==> flow/design.v (excerpt) <==
module AMBA_APB(
  input logic pclk,
  input logic prst_n,
  input logic [4:0] paddr,
  input logic pselx,
  input logic penable,
  input logic pwrite,
  input logic [31:0] pwdata,
  output logic pready,
  output logic [31:0] prdata
);
Size in the first run: roughly 3500 cells after synthesis, about 1100 flip-flops, roughly 75 I/O pins, about 0.043 mm2 of cells after synthesis.
make LEC_CHECK=0 ABC_AREA=1 CAP_MARGIN=20 CELL_PAD_IN_SITES_DETAIL_PLACEMENT=0 CELL_PAD_IN_SITES_GLOBAL_PLACEMENT=0 CORE_ASPECT_RATIO=0.56 CORE_MARGIN=2 CORE_UTILIZATION=61 GPL_ROUTABILITY_DRIVEN=1 MIN_ROUTING_LAYER=met1 PLACE_DENSITY_LB_ADDON=0.12 SLEW_MARGIN=20 TNS_END_PERCENT=40 finish   # period 2.45 ns
run.sh (not shown) runs the stock make flow with config.mk's settings and CLKGATE_MAP_FILE=.
The first run passed the timing, DRC and antenna checks.
Next try:
ABC_AREA = not set   (was 1)
CELL_PAD_IN_SITES_DETAIL_PLACEMENT = not set   (was 0)
CELL_PAD_IN_SITES_GLOBAL_PLACEMENT = not set   (was 0)
CORE_ASPECT_RATIO = not set   (was 0.56)
CORE_UTILIZATION = 40   (was 61)
GPL_ROUTABILITY_DRIVEN = not set   (was 1)
MIN_ROUTING_LAYER = not set   (was met1)
PLACE_DENSITY = 0.6   (was not set)
PLACE_DENSITY_LB_ADDON = not set   (was 0.12)
TNS_END_PERCENT = not set   (was 40)
clock period = 3.51 ns   (was 2.45 ns; I/O delays follow)
=> The changed run passed the timing, DRC and antenna checks. Total power drops by about 28%. Cell area fell by 7.0%. Non-clock buffer count falls by 125. Register-to-register slack improved by 0.61 ns. Clock power went down by about 24%. Cell count decreases by 18%.
Next try:
ABC_AREA = 1   (was not set)
CAP_MARGIN = 15   (was 20)
HOLD_SLACK_MARGIN = 0.02   (was not set)
PLACE_DENSITY = not set   (was 0.6)
SETUP_SLACK_MARGIN = 0.17   (was not set)
SLEW_MARGIN = 15   (was 20)
clock period = 5.0 ns   (was 3.51 ns; I/O delays follow)
Outcome: Die size goes up by about 7.5%. Global-route usage went down by 2.1 points. Total power falls by 30%.
Next try:
CAP_MARGIN = 5   (was 15)
CORE_UTILIZATION = 72   (was 40)
CTS_CLUSTER_SIZE = 73   (was not set)
HOLD_SLACK_MARGIN = 0.29   (was 0.02)
PLACE_DENSITY = 0.6   (was not set)
SETUP_SLACK_MARGIN = 0.58   (was 0.17)
SLEW_MARGIN = 20   (was 15)
clock period = 2.0 ns   (was 5.0 ns; I/O delays follow)
Result: The new run produced a layout that fails on negative setup slack; cell area went up by about 8%; register-to-register slack degrades by 2.2 ns; global-route usage went up by 27 points; die area went down by about 44%; routed wire length went up by 23%; worst setup slack degrades by 1.8 ns; clock power went up by about 130%; utilization went up by 44 points; sequential cell count is unchanged.
Next try:
ABC_AREA = 0   (was 1)
CAP_MARGIN = 40   (was 5)
CELL_PAD_IN_SITES_DETAIL_PLACEMENT = 0   (was not set)
CELL_PAD_IN_SITES_GLOBAL_PLACEMENT = 1   (was not set)
CORE_ASPECT_RATIO = 1.72   (was not set)
CORE_UTILIZATION = 70   (was 72)
CTS_CLUSTER_SIZE = not set   (was 73)
GPL_ROUTABILITY_DRIVEN = 1   (was not set)
HOLD_SLACK_MARGIN = not set   (was 0.29)
MIN_ROUTING_LAYER = met1   (was not set)
PLACE_DENSITY = not set   (was 0.6)
SETUP_SLACK_MARGIN = not set   (was 0.58)
TNS_END_PERCENT = 40   (was not set)
clock period = 1.95 ns   (was 2.0 ns; I/O delays follow)
- The new run finished with negative setup slack left
- combinational power rose by about 3%
- critical path depth came out lower by 3
- clock skew stays flat
- cell count went down by 22%
- core utilization rises by 0.70 points
Next try:
ABC_AREA = not set   (was 0)
CAP_MARGIN = 20   (was 40)
CELL_PAD_IN_SITES_DETAIL_PLACEMENT = not set   (was 0)
CELL_PAD_IN_SITES_GLOBAL_PLACEMENT = not set   (was 1)
CORE_ASPECT_RATIO = not set   (was 1.72)
CORE_UTILIZATION = 40   (was 70)
GPL_ROUTABILITY_DRIVEN = not set   (was 1)
MIN_ROUTING_LAYER = not set   (was met1)
PLACE_DENSITY = 0.6   (was not set)
TNS_END_PERCENT = not set   (was 40)
clock period = 5.0 ns   (was 1.95 ns; I/O delays follow)
After rerunning: This time the run went through all stages and came out clean. Final area decreases by roughly a tenth. Die area increases by well over a third. Clock-buffer cell count increases by 34. Via count decreases by about a fifth.
Power is estimated from default activity; no workload was simulated.
